## try-raven
// conv_1d
module conv_1d #(
    parameter DATA_WIDTH  = 8,
    parameter KERNEL_SIZE = 16
) (
    input logic clk,
    input logic arst_n,
    input  logic [DATA_WIDTH-1:0] signal_data,
    input  logic                  signal_vld,
    input  logic                  signal_last,
    output logic                  signal_rdy,
    input  logic [KERNEL_SIZE*DATA_WIDTH-1:0] kernel,
    output logic [DATA_WIDTH*2+$clog2(KERNEL_SIZE)-1:0] result_data,
    output logic                    result_vld,
    output logic                    result_last,
    input  logic                    result_rdy
);
  localparam PRODUCT_WIDTH = (DATA_WIDTH * 2);
  localparam RESULT_WIDTH  = PRODUCT_WIDTH + $clog2(KERNEL_SIZE);
  logic [KERNEL_SIZE-1:0][DATA_WIDTH-1:0] signal_buf;
  logic shift_vld;
  logic shift_last;
  always_ff @(posedge clk or negedge arst_n) begin
    if (!arst_n) begin
      signal_buf <= '0;
      shift_vld <= 1'b0;
      shift_last <= 1'b0;
    end else begin 
      if (signal_vld) begin  
        signal_buf <= {signal_data, signal_buf[KERNEL_SIZE-1:1]}; 
      end
      shift_vld <= signal_vld;
      shift_last <= signal_vld & signal_last;
    end
  end
  logic [KERNEL_SIZE-1:0][PRODUCT_WIDTH-1:0] products;
  always_comb begin
  ...
export LEC_CHECK = 0
export CAP_MARGIN = 20
export CORE_MARGIN = 2
export CORE_UTILIZATION = 38
export SETUP_SLACK_MARGIN = -0.13
export SLEW_MARGIN = 10
create_clock -name core_clock -period 6.0 [get_ports {clk}]
run.sh (not shown) runs the stock make flow with config.mk's settings and CLKGATE_MAP_FILE=.
Here is what was changed in the inputs of try-harbor compared with try-raven.
Settings: SETUP_SLACK_MARGIN: -0.13 -> 0.81; CTS_CLUSTER_SIZE: unset -> 15; CORE_UTILIZATION: 38 -> 72; SLEW_MARGIN: 10 -> 20; the clock period (ns, I/O delays scaled along): 6.0 -> 5.61.
Core utilization: try-harbor higher than try-raven. try-harbor against try-raven: top achievable clock speed shows an increase of 9.6 MHz; flip-flop count shows no meaningful change; post-route met1 wirelength shows a reduction of about 11%. try-harbor: global-route wire length before repair is 4400 um lower than what try-raven reported. The setup slack after layout of try-harbor is lower than that of try-raven. Global-route usage, try-raven and try-harbor, higher one = try-harbor. Summary — transition time at the pin with the least slew margin, try-harbor relative to try-raven: lower, by 0.10 ns. Routability congestion estimate in try-harbor is about 5% higher than in try-raven. try-harbor -> try-raven: final tally of max-slew violations delta 0, exact match.
> inputs changed (try-harbor -> try-delta)
Settings: a deleted CTS_CLUSTER_SIZE that had been 15; an added PLACE_DENSITY of 0.92; a change of SETUP_SLACK_MARGIN from 0.81 to -0.02; a change of the clock period (ns, I/O delays scaled along) from 5.61 to 5.62.
Notes after the runs:
Looking at try-harbor and try-delta, the sequential cell count is a wash. In try-delta, the global-route usage came out 7.1 points above the value in try-harbor. In try-delta the post-CTS setup-driven buffer insertion count turned out 10 lower than in try-harbor. Complete run, failing final checks: try-delta, reason setup timing. Cell count along the critical path for try-delta is lower than for try-harbor. On cell count: try-delta sits below try-harbor.
### try-delta -> try-ember
Settings: CORE_ASPECT_RATIO newly set to 0.71; SETUP_SLACK_MARGIN changed from -0.02 to 0.71; PLACE_DENSITY removed (was 0.92); the clock period (ns, I/O delays scaled along) changed from 5.62 to 5.26.
Findings:
Re largest stage delay on the critical path: try-delta was higher than try-ember. STATUS run=try-ember STAGES=ALL_DONE FINAL_CHECKS=FAILED CAUSE=setup timing. Clock-buffer cell count (lower): try-ember. Area growth from synthesis to final layout ended up 3.7 points higher on try-ember than on try-delta.

========
The RTL this note starts from:
==> flow/design.v <==
module conv_1d #(
    parameter DATA_WIDTH  = 8,
    parameter KERNEL_SIZE = 16
) (
    input logic clk,
    input logic arst_n,
    input  logic [DATA_WIDTH-1:0] signal_data,
    input  logic                  signal_vld,
    input  logic                  signal_last,
    output logic                  signal_rdy,
    input  logic [KERNEL_SIZE*DATA_WIDTH-1:0] kernel,
    output logic [DATA_WIDTH*2+$clog2(KERNEL_SIZE)-1:0] result_data,
    output logic                    result_vld,
    output logic                    result_last,
    input  logic                    result_rdy
);
  localparam PRODUCT_WIDTH = (DATA_WIDTH * 2);
  localparam RESULT_WIDTH  = PRODUCT_WIDTH + $clog2(KERNEL_SIZE);
  logic [KERNEL_SIZE-1:0][DATA_WIDTH-1:0] signal_buf;
  logic shift_vld;
  logic shift_last;
  always_ff @(posedge clk or negedge arst_n) begin
    if (!arst_n) begin
      signal_buf <= '0;
      shift_vld <= 1'b0;
      shift_last <= 1'b0;
    end else begin 
      if (signal_vld) begin  
        signal_buf <= {signal_data, signal_buf[KERNEL_SIZE-1:1]}; 
      end
      shift_vld <= signal_vld;
      shift_last <= signal_vld & signal_last;
    end
  end
  logic [KERNEL_SIZE-1:0][PRODUCT_WIDTH-1:0] products;
  always_comb begin
    for (int i = 0; i < KERNEL_SIZE; i++) begin
      products[i] = kernel[i*DATA_WIDTH +: DATA_WIDTH] * signal_buf[i];
    end
  end
  logic [KERNEL_SIZE-1:0][PRODUCT_WIDTH-1:0] products_buf;
  logic products_vld;
  logic products_last;
  always_ff @(posedge clk or negedge arst_n) begin
    if (!arst_n) begin
      products_buf <= '0;
      products_vld <= 1'b0;
      products_last <= 1'b0;
    end else begin
      products_buf <= products;
      products_vld <= shift_vld;
      products_last <= shift_last;
    end
  end
  logic [RESULT_WIDTH-1:0] sum;
  always_comb begin
    sum = 0;
    for (int i = 0; i < KERNEL_SIZE; i++) begin
      sum += products_buf[i];
    end
  end
  logic [RESULT_WIDTH-1:0] sum_buf;
  logic sum_vld;
  logic sum_last;
  always_ff @(posedge clk or negedge arst_n) begin
    if (!arst_n) begin
      sum_buf <= '0;
      sum_vld <= 1'b0;
      sum_last <= 1'b0;
    end else begin
      sum_buf <= sum;
      sum_vld <= products_vld;
      sum_last <= products_last;
    end
  end
  assign result_data = sum_buf;
  assign result_vld  = sum_vld;
  assign result_last = sum_last;
  assign signal_rdy  = 1'b1;
endmodule
Settings: LEC_CHECK=0, CAP_MARGIN=10, CORE_MARGIN=2, CORE_UTILIZATION=69, CTS_CLUSTER_DIAMETER=262, CTS_CLUSTER_SIZE=23, GPL_TIMING_DRIVEN=0, MAX_ROUTING_LAYER=met5, PLACE_DENSITY_LB_ADDON=0.12, SETUP_SLACK_MARGIN=-0.16, SLEW_MARGIN=30; clock period 3.36 ns.
The first run completed, yet does not pass: negative setup slack.
Edit:
- CAP_MARGIN: 10 -> 15
- CORE_UTILIZATION: 69 -> 72
- CTS_CLUSTER_DIAMETER: 262 -> default
- CTS_CLUSTER_SIZE: 23 -> default
- GPL_TIMING_DRIVEN: 0 -> default
- MAX_ROUTING_LAYER: met5 -> default
- PLACE_DENSITY_LB_ADDON: 0.12 -> default
- SETUP_SLACK_MARGIN: -0.16 -> 0.67
- SLEW_MARGIN: 30 -> 20
- clock period: 3.36 -> 5.17 ns (I/O delays scaled with it)
- The changed run completed, yet does not pass: negative setup slack
- clock-buffer cell count goes up by 36
- worst setup slack is better by 2.1 ns
- routed wire length falls by 11%
- final area drops by 4.6%
- via count came out lower by 4.2%
- sequential share of layout area grows by 0.63 points
- worst hold slack degrades by 0.0047 ns
Edit:
- CAP_MARGIN: 15 -> 0
- SETUP_SLACK_MARGIN: 0.67 -> -0.02
- clock period: 5.17 -> 5.62 ns (I/O delays scaled with it)
Now the flow ran to the end with no violations.
Synthesized area is unchanged.
Critical path depth went down by 3.
Flip-flop count is unchanged.
Clock skew went up by 0.011 ns.
Sequential share of layout area went up by 0.86 points.
Edit:
- CAP_MARGIN: 0 -> 20
- CORE_UTILIZATION: 72 -> 57
- SETUP_SLACK_MARGIN: -0.02 -> default
- TNS_END_PERCENT: default -> 5
- clock period: 5.62 -> 4.83 ns (I/O delays scaled with it)
This time the run finished with negative setup slack left.
Sequential cell count is unchanged.
Routed wire length rose by 3.4%.
Core utilization is lower by 14 points.
Count of clock-buffer cells in the layout rose by 1.
Final area came out higher by 6.0%.
Edit:
- CORE_UTILIZATION: 57 -> 70
- TNS_END_PERCENT: 5 -> default
- clock period: 4.83 -> 5.17 ns (I/O delays scaled with it)
Result: The changed run finished with negative setup slack left; via count went up by 1.5%; register-to-register slack improved by 0.13 ns; worst setup slack is better by 0.13 ns; routed wire length drops by 1.2%; design area came out lower by 2.8%; cell count drops by 5.8%.
